## build 93
// reuleaux
module reuleaux(input logic clk, input logic rst_n, input logic [2:0] colour,
                input logic [7:0] centre_x, input logic [6:0] centre_y, input logic [7:0] diameter,
                input logic start, output logic done,
                output logic [7:0] vga_x, output logic [6:0] vga_y,
                output logic [2:0] vga_colour, output logic vga_plot);
localparam RESET = 4'b0000;
localparam CIRCLE_1 = 4'b0001;
localparam CIRCLE_2 = 4'b0010;
localparam CIRCLE_3 = 4'b0011;
localparam DONE = 4'b0100;
logic [7:0] corner_x1, corner_y1, corner_x2, corner_y2, corner_x3, corner_y3;
logic circle_1_start, circle_2_start, circle_3_start, circle_1_done, circle_2_done, circle_3_done, circle_1_plot, circle_2_plot, circle_3_plot; 
logic [7:0] circle_1_x, circle_2_x, circle_3_x;
logic [6:0] circle_1_y, circle_2_y, circle_3_y;
logic [3:0] state, next_state;
logic [2:0] circle_1_colour_out, circle_2_colour_out, circle_3_colour_out;
assign vga_colour = colour; 
assign corner_x1 = centre_x + (diameter / 2); 
assign corner_y1 = centre_y + (((diameter * 978122)/564719)/6);
assign corner_x2 = centre_x - (diameter / 2);
assign corner_y2 = centre_y + (((diameter * 978122)/564719)/6);
assign corner_x3 = centre_x;
assign corner_y3 = centre_y - (((diameter * 978122)/564719)/3);
circle circle_1(.clk(clk), .rst_n(rst_n),  .colour(colour),
	.centre_x(corner_x1), .centre_y(corner_y1), .radius(diameter),
	 .start(circle_1_start), .done(circle_1_done), .vga_x(circle_1_x), .vga_y(circle_1_y), 
	.vga_colour(circle_1_colour_out), .vga_plot(circle_1_plot) );
circle circle_2(.clk(clk), .rst_n(rst_n),  .colour(colour),
	.centre_x(corner_x2), .centre_y(corner_y2), .radius(diameter),
	 .start(circle_2_start), .done(circle_2_done), .vga_x(circle_2_x), .vga_y(circle_2_y), 
	.vga_colour(circle_2_colour_out), .vga_plot(circle_2_plot) );
  ...
make LEC_CHECK=0 ABC_AREA=1 CAP_MARGIN=40 CORE_ASPECT_RATIO=0.92 CORE_MARGIN=8 CORE_UTILIZATION=72 CTS_CLUSTER_DIAMETER=50 CTS_CLUSTER_SIZE=64 MAX_ROUTING_LAYER=met4 PLACE_DENSITY_LB_ADDON=0.02 SETUP_SLACK_MARGIN=5.0 SLEW_MARGIN=0 finish   # period 25.4 ns
run.sh (not shown) runs the stock make flow with config.mk's settings and CLKGATE_MAP_FILE=.
Build 93 did not finish; a tool error ended it in global routing (5_1_grt).
Relative to build 93, the following input files were edited for build 73:
- clearing MAX_ROUTING_LAYER, which used to be met4
- swapping 8 for 2 in CORE_MARGIN
- clearing CTS_CLUSTER_SIZE, which used to be 64
- swapping 72 for 61 in CORE_UTILIZATION
- clearing PLACE_DENSITY_LB_ADDON, which used to be 0.02
- clearing CORE_ASPECT_RATIO, which used to be 0.92
- swapping 0 for 20 in SLEW_MARGIN
- clearing CTS_CLUSTER_DIAMETER, which used to be 50
- clearing ABC_AREA, which used to be 1
- swapping 40 for 20 in CAP_MARGIN
- swapping 25.4 for 18.7 in the clock period (ns, I/O delays scaled along)
### Flow results
The flow completed for build 73, but it is not clean: the layout still shows setup timing. Cmp build 93 and build 73 / total instance count after detailed placement / higher: build 93. Diff build 93 -> build 73: port buffer count held steady; die area grew by about 2%; post-synth net total shrank by 20%; area share of and/or/nand/nor cells after synthesis shrank by 15 points; worst slack at placement shrank by 6.06 ns. Diff build 93 -> build 73: post-synthesis chip area from yosys decreased by 3.2% relative to the old numbers, proportion of synthesized chip area in sequential cells climbed 0.57 points.
The inputs of build 4 differ from those of build 73 as listed below.
- changing CORE_UTILIZATION from 61 to 72
- setting CTS_CLUSTER_DIAMETER to 341 for the first time
- setting TNS_END_PERCENT to 5 for the first time
- setting PLACE_DENSITY_LB_ADDON to 0.2 for the first time
- setting ABC_AREA to 1 for the first time
- changing the clock period (ns, I/O delays scaled along) from 18.7 to 18.5
--- outcome ---
On post-placement cell area: between build 4 and build 73, it ends up higher for build 4. Build 4 ends up with a multiplexer fraction of the synthesized cell area that is 1.6 points lower than in build 73. Instance count of the mapped netlist: build 4 > build 73. On detailed placement HPWL: between build 4 and build 73, it ends up lower for build 73. Against build 73, build 4 reports a core utilization before placement that is higher. Flow for build 4 halted at global routing (5_1_grt), error code GRT-0116. For the chip area from the yosys synthesis statistics, build 4 came in 1000 um^2 higher than build 73 did. On area fraction in and, or, nand and nor cells after synthesis, the lower figure sits with build 73, not build 4.
--- input diff build 4..build 90 ---
- a deleted TNS_END_PERCENT that had been 5
- a deleted PLACE_DENSITY_LB_ADDON that had been 0.2
- a change of CORE_UTILIZATION from 72 to 35
- a deleted CTS_CLUSTER_DIAMETER that had been 341
- a deleted ABC_AREA that had been 1
- a deleted SETUP_SLACK_MARGIN that had been 5.0
- a change of the clock period (ns, I/O delays scaled along) from 18.5 to 33.4
[summary]
In the flow results for build 90 and build 4, the fraction of synthesized cell area in xor and xnor cells is larger on build 90.
Looking at mean instance size in the synthesized netlist, build 90 sits about 23% above build 4.
The area share of fa/ha/maj cells after synthesis in build 90 sits 0.73 points above the value recorded for build 4.
Build 90 did not stop at any stage, and its layout met the timing, DRC and antenna checks.
--- input diff build 90..build 12 ---
- SETUP_SLACK_MARGIN newly set to 5.0
- CORE_UTILIZATION changed from 35 to 40
--- outcome ---
Build 90 tops out at a lower clock frequency than build 12.
For summed standard-cell area reported by yosys, build 12 and build 90 come out practically identical.
Build 12 vs build 90, instance count: build 12 lower
[build 12] sum of buffers and inverters on the critical path fell 2 relative to build 90
Build 12 ended up with a lower minimum clock period than build 90 did.
From build 90 to build 12 the numbers moved as follows: tightest hold margin higher, core utilization at floorplan higher.
What build 20 does differently from build 12 at the input level:
- CORE_UTILIZATION changed from 40 to 53
- SETUP_SLACK_MARGIN removed (was 5.0)
- the clock period (ns, I/O delays scaled along) changed from 33.4 to 17.5
Notes after the runs:
- Finished, but not clean: build 20, with setup timing.
- Build 20 -> build 12: number of unique standard cell types used by synthesis delta 0, exact match
- The setup slack of the critical path after layout of build 20 is lower than that of build 12.
- From build 12 to build 20 the numbers moved as follows: post-placement worst setup slack saw a decrease, utilization increased by 23 points relative to the old numbers.
- Build 20: pin count of the biggest net entering global routing is 1.2% higher than what build 12 reported.

========
Starting RTL as in the previous note.
export LEC_CHECK = 0
export CAP_MARGIN = 20
export CORE_ASPECT_RATIO = 0.51
export CORE_MARGIN = 6
export CORE_UTILIZATION = 60
export CTS_CLUSTER_DIAMETER = 123
export MAX_ROUTING_LAYER = met4
export SETUP_SLACK_MARGIN = 5.0
export SLEW_MARGIN = 10
create_clock -name core_clock -period 26.5 [get_ports {clk}]
The starting point finished with negative setup slack left.
Next try:
CORE_ASPECT_RATIO = unset   (was 0.51)
CORE_MARGIN = 2   (was 6)
CORE_UTILIZATION = 40   (was 60)
CTS_CLUSTER_DIAMETER = unset   (was 123)
MAX_ROUTING_LAYER = unset   (was met4)
SETUP_SLACK_MARGIN = unset   (was 5.0)
SLEW_MARGIN = 20   (was 10)
clock period = 33.4 ns   (was 26.5 ns; I/O delays follow)
Result: With this change the flow went through all stages and came out clean; worst setup slack is better by 2.3 ns; die area is higher by 38%; core utilization is lower by 37 points; critical path depth is lower by 10; sequential share of layout area is higher by 2.6 points; global-route usage is lower by 14 points; worst hold slack is better by 0.0085 ns.
Next try:
CORE_UTILIZATION = 68   (was 40)
SETUP_SLACK_MARGIN = -0.34   (was unset)
clock period = 24.4 ns   (was 33.4 ns; I/O delays follow)
The new run reached the layout checks and failed them: negative setup slack.
Area after synthesis stays the same.
Critical path depth rises by 13.
Wire length rises by 36%.
Global-route usage rises by 25 points.
Worst hold slack loses 0.0082 ns.
Worst setup slack loses 4.8 ns.
Core utilization rises by 46 points.
Count of clock-buffer cells in the layout stays the same.
Next try:
ABC_AREA = 1   (was unset)
CORE_UTILIZATION = 72   (was 68)
PLACE_DENSITY_LB_ADDON = 0.21   (was unset)
SETUP_SLACK_MARGIN = unset   (was -0.34)
clock period = 23.1 ns   (was 24.4 ns; I/O delays follow)
=>
- With this change the flow never finished: it broke off in global routing, error GRT-0116
- die size shrinks by a few percent
- synthesized cell count grows by a quarter to a third
- area after synthesis grows by a few percent
Next try:
ABC_AREA = unset   (was 1)
CORE_ASPECT_RATIO = 1.18   (was unset)
PLACE_DENSITY = 0.66   (was unset)
PLACE_DENSITY_LB_ADDON = unset   (was 0.21)
SETUP_SLACK_MARGIN = -2.0   (was unset)
clock period = 29.0 ns   (was 23.1 ns; I/O delays follow)
=> The changed run ran to the end with violations: negative setup slack; area after synthesis drops by 3.2%; die size drops by 3.1%; synthesized cell count drops by 21%.

========
reuleaux again, from the RTL that the note above started with.
make LEC_CHECK=0 ABC_AREA=1 CAP_MARGIN=5 CORE_MARGIN=2 CORE_UTILIZATION=72 CTS_CLUSTER_SIZE=56 HOLD_SLACK_MARGIN=0.23 PLACE_DENSITY_LB_ADDON=0.02 SETUP_SLACK_MARGIN=-0.34 SLEW_MARGIN=20 finish   # period 4.85 ns
The baseline stopped in global routing (5_1_grt) with GRT-0116.
==> next run, changes <==
Settings changed: ABC_AREA 1 to unset, CAP_MARGIN 5 to 20, CORE_UTILIZATION 72 to 40, CTS_CLUSTER_SIZE 56 to unset, HOLD_SLACK_MARGIN 0.23 to unset, PLACE_DENSITY_LB_ADDON 0.02 to unset, SETUP_SLACK_MARGIN -0.34 to unset.
Clock period 4.85 ns to 34.0 ns, I/O delays scaled along.
With this change the flow completed without violations.
Synthesized cell count is lower by 21%.
Die area rises by 73%.
Area after synthesis went down by 3.2%.
==> next run, changes <==
Settings changed: ABC_AREA set to 1, CAP_MARGIN 20 to 5, CORE_ASPECT_RATIO set to 0.5, CORE_MARGIN 2 to 10, CTS_CLUSTER_DIAMETER set to 324, CTS_CLUSTER_SIZE set to 99, SETUP_SLACK_MARGIN set to -0.55, TNS_END_PERCENT set to 5.
Maximum frequency rises slightly.
Core utilization goes down by 0.87 points.
Die area is higher by about a fifth.
Cell area goes up slightly.
Global-route usage drops by 1.6 points.
Hold slack got worse by 0.016 ns.
Cell count came out higher by a quarter to a third.
Critical path depth rises by 29.

========
Starting RTL as in the previous note.
make LEC_CHECK=0 CAP_MARGIN=20 CORE_MARGIN=2 CORE_UTILIZATION=69 CTS_CLUSTER_DIAMETER=391 CTS_CLUSTER_SIZE=98 PLACE_DENSITY=0.43 SLEW_MARGIN=20 TNS_END_PERCENT=15 finish   # period 17.5 ns
The starting point failed in global routing (5_1_grt) with GRT-0232.
Rerun with:
CORE_UTILIZATION = 66   (was 69)
CTS_CLUSTER_DIAMETER = not set   (was 391)
CTS_CLUSTER_SIZE = not set   (was 98)
PLACE_DENSITY = not set   (was 0.43)
SETUP_SLACK_MARGIN = -0.53   (was not set)
TNS_END_PERCENT = not set   (was 15)
clock period = 24.4 ns   (was 17.5 ns; I/O delays follow)
What happened: The changed run ran to the end with violations: negative setup slack; die size is higher by a few percent; synthesized cell count stays the same; synthesized area does not change.
Rerun with:
CORE_UTILIZATION = 61   (was 66)
SETUP_SLACK_MARGIN = 5.0   (was -0.53)
clock period = 20.3 ns   (was 24.4 ns; I/O delays follow)
After rerunning:
- The new run reached the layout checks and failed them: negative setup slack
- final area came out higher by a few percent
- global-route usage falls by 2.9 points
- setup slack got worse by 2.5 ns
- sequential cell count is unchanged
- first-iteration DRC count went down by about a fifth
- sequential share of layout area fell by 0.44 points
- final cell count increases by a few percent
- die size grows by a little under a tenth
- synthesized cell count is unchanged
Rerun with:
ABC_AREA = 1   (was not set)
CORE_UTILIZATION = 66   (was 61)
CTS_CLUSTER_DIAMETER = 341   (was not set)
TNS_END_PERCENT = 5   (was not set)
clock period = 18.5 ns   (was 20.3 ns; I/O delays follow)
=> The new run ran to the end with violations: negative setup slack. Sequential share of layout area stays flat. Hold slack loses 0.019 ns. Design area drops by 0.81%. Worst setup slack gains 0.60 ns. Via count climbs by 8.8%. Register-to-register slack loses 2.0 ns. Core utilization climbs by 3.4 points.
Rerun with:
CAP_MARGIN = 5   (was 20)
CORE_UTILIZATION = 65   (was 66)
CTS_CLUSTER_DIAMETER = not set   (was 341)
SETUP_SLACK_MARGIN = not set   (was 5.0)
clock period = 22.1 ns   (was 18.5 ns; I/O delays follow)
The new run ran to the end with violations: negative setup slack.
Die size grows by about 1.5%.
Worst setup slack gains 2.3 ns.
Routed wire length shrinks by about 6%.
Utilization shrinks by 4.3 points.
Rerun with:
CAP_MARGIN = 20   (was 5)
CORE_UTILIZATION = 72   (was 65)
TNS_END_PERCENT = not set   (was 5)
clock period = 35.2 ns   (was 22.1 ns; I/O delays follow)
This time the run produced a clean layout.
Count of clock-buffer cells in the layout decreases by 2.
Core utilization goes down by 5.5 points.
Synthesized area stays the same.
Final cell count falls by about 12%.
Sequential cell count does not change.
Wire length shrinks by about 10%.
Worst setup slack is better by 4.2 ns.
Worst hold slack is better by 0.0068 ns.
Cell area came out lower by 16%.

========
reuleaux again, from the RTL that the note above started with.
==> flow/design.v (excerpt) <==
module reuleaux(input logic clk, input logic rst_n, input logic [2:0] colour,
                input logic [7:0] centre_x, input logic [6:0] centre_y, input logic [7:0] diameter,
                input logic start, output logic done,
                output logic [7:0] vga_x, output logic [6:0] vga_y,
                output logic [2:0] vga_colour, output logic vga_plot);
Settings: LEC_CHECK=0, ABC_AREA=1, CAP_MARGIN=40, CELL_PAD_IN_SITES_DETAIL_PLACEMENT=0, CORE_ASPECT_RATIO=0.91, CORE_MARGIN=7, CORE_UTILIZATION=70, GPL_ROUTABILITY_DRIVEN=0, GPL_TIMING_DRIVEN=0, HOLD_SLACK_MARGIN=0.07, MAX_ROUTING_LAYER=met4, PLACE_DENSITY_LB_ADDON=0.25, SETUP_SLACK_MARGIN=-0.45, SLEW_MARGIN=20; clock period 57.6 ns.
Then changed:
- CAP_MARGIN: 40 -> 5
- CELL_PAD_IN_SITES_DETAIL_PLACEMENT: 0 -> not set
- CORE_ASPECT_RATIO: 0.91 -> 1.72
- CORE_MARGIN: 7 -> 2
- GPL_ROUTABILITY_DRIVEN: 0 -> not set
- GPL_TIMING_DRIVEN: 0 -> not set
- HOLD_SLACK_MARGIN: 0.07 -> not set
- MAX_ROUTING_LAYER: met4 -> not set
- PLACE_DENSITY: not set -> 0.65
- PLACE_DENSITY_LB_ADDON: 0.25 -> not set
- SETUP_SLACK_MARGIN: -0.45 -> not set
- TNS_END_PERCENT: not set -> 5
- clock period: 57.6 -> 22.1 ns (I/O delays scaled with it)
The new run completed, yet does not pass: negative setup slack.
Clock-buffer cell count came out lower by 2.
Final area came out higher by about 20%.
Routed wire length came out higher by 37%.
Die area came out lower by about 9%.
Core utilization came out higher by 14 points.
Worst setup slack is worse by 18000 ps.
Final cell count came out higher by 12%.
Then changed:
- CAP_MARGIN: 5 -> 20
- PLACE_DENSITY: 0.65 -> 0.64
- clock period: 22.1 -> 23.1 ns (I/O delays scaled with it)
What happened:
- The new run stopped in global routing (5_1_grt)
- die size is unchanged
- area after synthesis stays the same
- synthesized cell count is unchanged

========
reuleaux again, from the RTL that the note above started with.
make LEC_CHECK=0 CAP_MARGIN=35 CORE_ASPECT_RATIO=1.99 CORE_MARGIN=2 CORE_UTILIZATION=68 GPL_ROUTABILITY_DRIVEN=0 MIN_ROUTING_LAYER=met1 PLACE_DENSITY=0.5 SETUP_SLACK_MARGIN=-2.0 SLEW_MARGIN=30 TNS_END_PERCENT=70 finish   # period 51.0 ns
==> next run, changes <==
==> flow/config.mk (replaced) <==
export PLATFORM = sky130hd
export DESIGN_NAME = reuleaux
export DESIGN_NICKNAME = reuleaux
export VERILOG_FILES = /design/flow/design.v
export SDC_FILE = /design/flow/constraint.sdc
export NUM_CORES = 4
export LEC_CHECK = 0
export CAP_MARGIN = 20
export CELL_PAD_IN_SITES_GLOBAL_PLACEMENT = 1
export CORE_ASPECT_RATIO = 0.57
export CORE_MARGIN = 2
export CORE_UTILIZATION = 40
export GPL_ROUTABILITY_DRIVEN = 0
export SLEW_MARGIN = 20
==> flow/constraint.sdc (replaced) <==
create_clock -name core_clock -period 34.0 [get_ports {clk}]
set_input_delay 6.8000 -clock core_clock [delete_from_list [all_inputs] [get_ports {clk}]]
set_output_delay 6.8000 -clock core_clock [all_outputs]
set_load 0.01 [all_outputs]
- The new run finished clean
- die area goes up by well over a third
- clock-buffer cell count does not change
- synthesized area is unchanged
- worst hold slack loses 0.0092 ns
- sequential share of layout area came out lower by 0.87 points
- synthesized cell count stays the same
- final area climbs by a few percent
==> next run, changes <==
--- a/flow/config.mk
+++ b/flow/config.mk
@@ -7,0 +8 @@
+export ABC_AREA = 1
@@ -9,4 +10,3 @@
-export CELL_PAD_IN_SITES_GLOBAL_PLACEMENT = 1
-export CORE_ASPECT_RATIO = 0.57
-export CORE_MARGIN = 2
-export CORE_UTILIZATION = 40
+export CELL_PAD_IN_SITES_DETAIL_PLACEMENT = 2
+export CORE_MARGIN = 9
+export CORE_UTILIZATION = 47
@@ -13,0 +14,3 @@
+export HOLD_SLACK_MARGIN = 0.07
+export MAX_ROUTING_LAYER = met4
+export SETUP_SLACK_MARGIN = -0.45
Outcome:
- This time the run ended with an error in detailed placement (3_5_place_dp)
- area after synthesis is higher by a few percent
- die area is lower by a few percent
- synthesized cell count is higher by a quarter to a third
==> next run, changes <==
==> flow/config.mk (replaced) <==
export PLATFORM = sky130hd
export DESIGN_NAME = reuleaux
export DESIGN_NICKNAME = reuleaux
export VERILOG_FILES = /design/flow/design.v
export SDC_FILE = /design/flow/constraint.sdc
export NUM_CORES = 4
export LEC_CHECK = 0
export ABC_AREA = 1
export CAP_MARGIN = 0
export CELL_PAD_IN_SITES_DETAIL_PLACEMENT = 1
export CELL_PAD_IN_SITES_GLOBAL_PLACEMENT = 2
export CORE_ASPECT_RATIO = 1.52
export CORE_MARGIN = 2
export CORE_UTILIZATION = 51
export CTS_CLUSTER_DIAMETER = 158
export GPL_ROUTABILITY_DRIVEN = 1
export MIN_ROUTING_LAYER = met2
export PLACE_DENSITY_LB_ADDON = 0.11
export SLEW_MARGIN = 20
With this change the flow died in global placement without I/O (3_1_place_gp_skip_io).
Area after synthesis is unchanged.
Die size came out lower by about a fifth.
Synthesized cell count stays the same.
